==> build 92 <==
==> flow/design.v <==
module div 
	#(
		parameter W=32,
					 CBIT=6		 
	 )
	(
		input wire clk, reset, str_trg,
		input wire [W-1:0] dvsr, dvnd,
		output reg ready, done_trg,
		output wire [W-1:0] quo,rmd
	);
	localparam [1:0]
		idle = 2'b00,
		op = 2'b01,
		last = 2'b10,
		done = 2'b11;
	reg [1:0] state_reg, state_next;
	reg [W-1:0] rh_reg, rh_next, rl_reg, rl_next, rh_tmp, d_reg, d_next;
	reg [CBIT-1:0] n_reg, n_next;
	reg q_bit, start;
	always @ (posedge clk, posedge reset)
		if (reset)
		begin
			state_reg<=idle;
			rh_reg<=0;
			rl_reg<=0;
			d_reg<=0;
			n_reg<=0;
		end
		else
		begin
			state_reg<=state_next;
			rh_reg<=rh_next;
			rl_reg<=rl_next;
			d_reg<=d_next;
			n_reg<=n_next;
		end
		always @*
		begin
			start = str_trg;
			state_next = state_reg;
			ready = 1'b0;
			done_trg = 1'b0;
			rh_next = rh_reg;
			rl_next = rl_reg;
			d_next = d_reg;
			n_next = n_reg;
			case (state_reg)
				idle:
				begin
					ready = 1'b1;
					if (start)
					begin
						rh_next = 0;
						rl_next = dvnd;   
						d_next = dvsr;    
						n_next = W+1;     
						state_next = op;
					end
				end
				op:
				begin
					rl_next  = {rl_reg[W-2:0], q_bit};
					rh_next = {rh_tmp[W-2:0], rl_reg[W-1]};
					n_next = n_reg-1;
					if (n_next==1)
						state_next = last;
				end
				last:  
				begin
					rl_next = {rl_reg[W-2:0], q_bit};
					rh_next = rh_tmp;
					state_next = done;
				end
				done:
				begin
					done_trg = 1'b1;
					state_next = idle;
				end
				default: state_next = idle;
			endcase
		end
		always @*
			if (rh_reg >= d_reg)
			begin
				rh_tmp = rh_reg - d_reg;
				q_bit=1'b1;
			end
			else
			begin
				rh_tmp = rh_reg;
				q_bit = 1'b0;
			end
		assign quo = rl_reg;
		assign rmd = rh_reg;
endmodule
module div_avalon
	#(
		parameter W     = 32,
				  CBIT  = 6		 
	 )
	(
		input wire clk, reset,
		input wire [2:0] div_address,
		input wire div_chipselect,
		input wire div_write,
		input wire [W-1:0] div_writedata,
		output wire [W-1:0] div_readdata,
		output wire div_irq,
		output wire div_rdy
	);
    localparam [2:0]
        SET_DIVIDEND  = 3'h0,
        SET_DIVISOR   = 3'h1,
        START         = 3'h2,
        GET_QUOTIENT  = 3'h3,
        GET_REMAINDER = 3'h4,
        GET_READY     = 3'h5,
        DONE_TRG      = 3'h6;
	wire div_start, div_ready, set_done_trg, clr_done_trg;
	reg [W-1:0] dvnd_reg, dvsr_reg;
	reg done_trg_reg;
	wire [W-1:0] quo, rmd;
	wire wr_en, wr_dvnd, wr_dvsr;
	div #(.W(32), .CBIT(6)) d1
		 ( .clk(clk), .reset(reset), .str_trg(div_start), .dvsr(dvsr_reg), .dvnd(dvnd_reg),   
		   .ready(div_ready), .done_trg(set_done_trg), .quo(quo), .rmd(rmd));         
	always @ (posedge clk, posedge reset)
	begin
		if (reset)
		begin
			dvnd_reg <= 0;
			dvsr_reg <= 0;
			done_trg_reg <= 0;
		end
		else
		begin
			if (wr_dvnd)
				dvnd_reg <= div_writedata;
			if (wr_dvsr)
				dvsr_reg <= div_writedata;
			if (set_done_trg)
				done_trg_reg <= 1'b1;
			else if (clr_done_trg)
				done_trg_reg <= 1'b0;
		end
	end
	assign wr_en = div_write & div_chipselect;
	assign wr_dvnd = (div_address == SET_DIVIDEND) & wr_en;
	assign wr_dvsr = (div_address == SET_DIVISOR) & wr_en;
	assign div_start = (div_address == START) & wr_en;
	assign clr_done_trg = (div_address == DONE_TRG) & wr_en;
	assign div_readdata = (div_address == GET_QUOTIENT) ? quo :
								 (div_address == GET_REMAINDER) ? rmd :
								 (div_address == GET_READY) ? {31'b0, div_ready} : {31'b0, done_trg_reg};
	assign div_rdy = div_ready;
	assign div_irq = done_trg_reg;
endmodule
==> flow/run.sh <==
#!/bin/bash
# the make line also repeats each setting of config.mk as NAME=value (left out here)
make -C /OpenROAD-flow-scripts/flow DESIGN_CONFIG=/design/flow/config.mk WORK_HOME=/design/flow/orfs CLKGATE_MAP_FILE= finish
==> flow/config.mk <==
export PLATFORM = sky130hd
export DESIGN_NAME = div_avalon
export DESIGN_NICKNAME = div_avalon
export VERILOG_FILES = /design/flow/design.v
export SDC_FILE = /design/flow/constraint.sdc
export NUM_CORES = 4
export LEC_CHECK = 0
export ABC_AREA = 1
export CAP_MARGIN = 20
export CELL_PAD_IN_SITES_GLOBAL_PLACEMENT = 1
export CORE_MARGIN = 2
export CORE_UTILIZATION = 45
export CTS_CLUSTER_DIAMETER = 381
export SETUP_SLACK_MARGIN = 0.69
export SLEW_MARGIN = 20
==> flow/constraint.sdc <==
create_clock -name core_clock -period 2.65 [get_ports {clk}]
set_input_delay 0.5300 -clock core_clock [delete_from_list [all_inputs] [get_ports {clk}]]
set_output_delay 0.5300 -clock core_clock [all_outputs]
set_load 0.01 [all_outputs]
==> inputs of build 98, as changes to build 92 <==
- CELL_PAD_IN_SITES_GLOBAL_PLACEMENT: 1 -> not set
- CORE_UTILIZATION: 45 -> 68
- CTS_CLUSTER_DIAMETER: 381 -> not set
- CTS_CLUSTER_SIZE: not set -> 36
- HOLD_SLACK_MARGIN: not set -> 0.29
- PLACE_DENSITY: not set -> 0.64
==> flow/constraint.sdc (replaced) <==
create_clock -name core_clock -period 2.32 [get_ports {clk}]
set_input_delay 0.4640 -clock core_clock [delete_from_list [all_inputs] [get_ports {clk}]]
set_output_delay 0.4640 -clock core_clock [all_outputs]
set_load 0.01 [all_outputs]
==> inputs of build 43, as changes to build 92 <==
- ABC_AREA: 1 -> not set
- CELL_PAD_IN_SITES_GLOBAL_PLACEMENT: 1 -> not set
- CORE_UTILIZATION: 45 -> 72
- CTS_CLUSTER_DIAMETER: 381 -> not set
- HOLD_SLACK_MARGIN: not set -> 0.29
- SETUP_SLACK_MARGIN: 0.69 -> not set
==> flow/constraint.sdc (replaced) <==
create_clock -name core_clock -period 3.2 [get_ports {clk}]
set_input_delay 0.6400 -clock core_clock [delete_from_list [all_inputs] [get_ports {clk}]]
set_output_delay 0.6400 -clock core_clock [all_outputs]
set_load 0.01 [all_outputs]
==> notes <==
Synthesized cell count is the same in build 98 and build 92. Against build 43, the total power of build 92 is larger by about 60%. Between build 43 and build 92, the lower final area is in build 43 (gap 18%, measured against build 92). Build 43 reached the layout checks and failed them: setup timing. Build 92 finished with timing, DRC and antenna clean. Build 98 ended with an error in global routing (5_1_grt) (DPL-0038). Against build 92, the non-clock buffer count of build 43 is lower by 19. Against build 43, the setup slack of build 92 is higher by 410 ps. Of build 43 and build 92, build 92 has the higher clock skew (gap 1.6 ps). Sequential cell count is the same in build 43 and build 92. Of build 43 and build 92, build 92 has the higher cell count (gap about 37%, measured against build 92). Against build 92, the via count of build 43 is smaller by 15%.

* * *

==> inputs of try-willow <==
Starts from the design.v that is shown in full above.
clock: 3.38 ns
lec_check: 0
cap_margin: 20
core_margin: 2
core_utilization: 70
cts_cluster_size: 25
setup_slack_margin: 0.61
slew_margin: 20
run.sh (not shown) runs the stock make flow with config.mk's settings and CLKGATE_MAP_FILE=.
==> try-lagoon: changes against try-willow <==
Settings changed: ABC_AREA set to 1, CORE_UTILIZATION 70 to 72, CTS_CLUSTER_DIAMETER set to 225, CTS_CLUSTER_SIZE 25 to 100, SETUP_SLACK_MARGIN 0.61 to not set.
==> flow/constraint.sdc (replaced) <==
create_clock -name core_clock -period 2.51 [get_ports {clk}]
set_input_delay 0.5020 -clock core_clock [delete_from_list [all_inputs] [get_ports {clk}]]
set_output_delay 0.5020 -clock core_clock [all_outputs]
set_load 0.01 [all_outputs]
==> try-cedar: changes against try-willow <==
Settings changed: CORE_UTILIZATION 70 to 65, CTS_CLUSTER_SIZE 25 to not set, SETUP_SLACK_MARGIN 0.61 to not set.
==> flow/constraint.sdc (replaced) <==
create_clock -name core_clock -period 3.35 [get_ports {clk}]
set_input_delay 0.6700 -clock core_clock [delete_from_list [all_inputs] [get_ports {clk}]]
set_output_delay 0.6700 -clock core_clock [all_outputs]
set_load 0.01 [all_outputs]
==> comparison table <==
Number of signal-net inverters in the final layout: try-lagoon 260; try-willow 49; try-cedar 49
Endpoint of the worst hold path: try-lagoon -; try-willow dvnd_reg[9]$_DFFE_PP0P_; try-cedar done_trg_reg$_DFFE_PP0P_
Worst hold path startpoint: try-lagoon -; try-willow dvnd_reg[9]$_DFFE_PP0P_; try-cedar d1.state_reg[3]$_DFF_PP0_
Power density over the cells: try-lagoon 1657 mW/mm2; try-willow 1116 mW/mm2; try-cedar 977.7 mW/mm2
NonClk Buf Share: try-lagoon 0.1096; try-willow 0.1370; try-cedar 0.1072
Worst stage delay on the critical path: try-lagoon 0.41 ns; try-willow 0.59 ns; try-cedar 0.57 ns
Type of the setup path with the least slack: try-lagoon reg2reg; try-willow reg2reg; try-cedar in2out
Run status: try-lagoon complete, but fails checks; try-willow complete, but fails checks; try-cedar complete, no violations
Layout check failures: try-lagoon negative setup slack; try-willow negative setup slack; try-cedar -
Clock-pin slew reported for the worst setup and hold paths after clock tree synthesis: try-lagoon 0.08 ns; try-willow 0.07 ns; try-cedar 0.06 ns
Cell variety after synth: try-lagoon 40; try-willow 65; try-cedar 65
N_taps: try-lagoon 180; try-willow 176; try-cedar 184
Synthesis-to-finish area growth: try-lagoon 22.75%; try-willow 31.52%; try-cedar 19.75%
Clock group total power: try-lagoon 2.90 mW; try-willow 2.15 mW; try-cedar 1.95 mW
Fraction of power spent switching nets: try-lagoon 0.5430; try-willow 0.4604; try-cedar 0.4203
Switching pwr: try-lagoon 11.52 mW; try-willow 6.389 mW; try-cedar 4.651 mW
Count of filler cells inserted in the layout: try-lagoon 536; try-willow 379; try-cedar 884

* * *

==> v9: inputs <==
Starts from the design.v that is shown in full above.
==> flow/config.mk <==
export PLATFORM = sky130hd
export DESIGN_NAME = div_avalon
export DESIGN_NICKNAME = div_avalon
export VERILOG_FILES = /design/flow/design.v
export SDC_FILE = /design/flow/constraint.sdc
export NUM_CORES = 4
export LEC_CHECK = 0
export ABC_AREA = 1
export CAP_MARGIN = 20
export CORE_MARGIN = 2
export CORE_UTILIZATION = 72
export CTS_CLUSTER_DIAMETER = 225
export CTS_CLUSTER_SIZE = 100
export HOLD_SLACK_MARGIN = 0.28
export SETUP_SLACK_MARGIN = 0.45
export SLEW_MARGIN = 20
==> flow/constraint.sdc <==
create_clock -name core_clock -period 2.51 [get_ports {clk}]
set_input_delay 0.5020 -clock core_clock [delete_from_list [all_inputs] [get_ports {clk}]]
set_output_delay 0.5020 -clock core_clock [all_outputs]
set_load 0.01 [all_outputs]
==> v8: changes against v9 <==
--- a/flow/config.mk
+++ b/flow/config.mk
@@ -11,6 +11,4 @@
 export CORE_UTILIZATION = 72
-export CTS_CLUSTER_DIAMETER = 225
-export CTS_CLUSTER_SIZE = 100
-export HOLD_SLACK_MARGIN = 0.28
-export SETUP_SLACK_MARGIN = 0.45
+export CTS_CLUSTER_DIAMETER = 400
+export PLACE_DENSITY = 0.77
 export SLEW_MARGIN = 20
==> v25: changes against v9 <==
==> flow/config.mk (replaced) <==
export PLATFORM = sky130hd
export DESIGN_NAME = div_avalon
export DESIGN_NICKNAME = div_avalon
export VERILOG_FILES = /design/flow/design.v
export SDC_FILE = /design/flow/constraint.sdc
export NUM_CORES = 4
export LEC_CHECK = 0
export CAP_MARGIN = 20
export CORE_MARGIN = 2
export CORE_UTILIZATION = 57
export SLEW_MARGIN = 20
==> flow/constraint.sdc (replaced) <==
create_clock -name core_clock -period 2.65 [get_ports {clk}]
set_input_delay 0.5300 -clock core_clock [delete_from_list [all_inputs] [get_ports {clk}]]
set_output_delay 0.5300 -clock core_clock [all_outputs]
set_load 0.01 [all_outputs]
==> v38: changes against v9 <==
==> flow/config.mk (replaced) <==
export PLATFORM = sky130hd
export DESIGN_NAME = div_avalon
export DESIGN_NICKNAME = div_avalon
export VERILOG_FILES = /design/flow/design.v
export SDC_FILE = /design/flow/constraint.sdc
export NUM_CORES = 4
export LEC_CHECK = 0
export CAP_MARGIN = 20
export CORE_MARGIN = 2
export CORE_UTILIZATION = 68
export CTS_CLUSTER_SIZE = 25
export SETUP_SLACK_MARGIN = 0.87
export SLEW_MARGIN = 20
==> flow/constraint.sdc (replaced) <==
create_clock -name core_clock -period 3.35 [get_ports {clk}]
set_input_delay 0.6700 -clock core_clock [delete_from_list [all_inputs] [get_ports {clk}]]
set_output_delay 0.6700 -clock core_clock [all_outputs]
set_load 0.01 [all_outputs]
==> comparison <==
v8 finished with negative setup slack left. v38 finished clean. v9 aborted during global routing on DPL-0038. v25 produced a layout that fails on negative setup slack.
Wire length, highest first: v8, v25, v38.
Against v25, the cell count of v38 is lower by 12%.
Utilization: v8 > v38 > v25.
Of v38 and v25, v25 has the higher combinational power (gap about 37%, measured against v25).
The lowest first-iteration DRC count belongs to v25, the highest to v8.
The highest power belongs to v8, the lowest to v38.
Of v38 and v25, v25 has the higher design area (gap 8.5%, measured against v25).
Of v38 and v8, v8 has the higher fmax (gap 13%, measured against v8).
Synthesized cell count is the same in v9 and v8.
Power figures rest on the tool's default switching activity, not on a simulated workload.
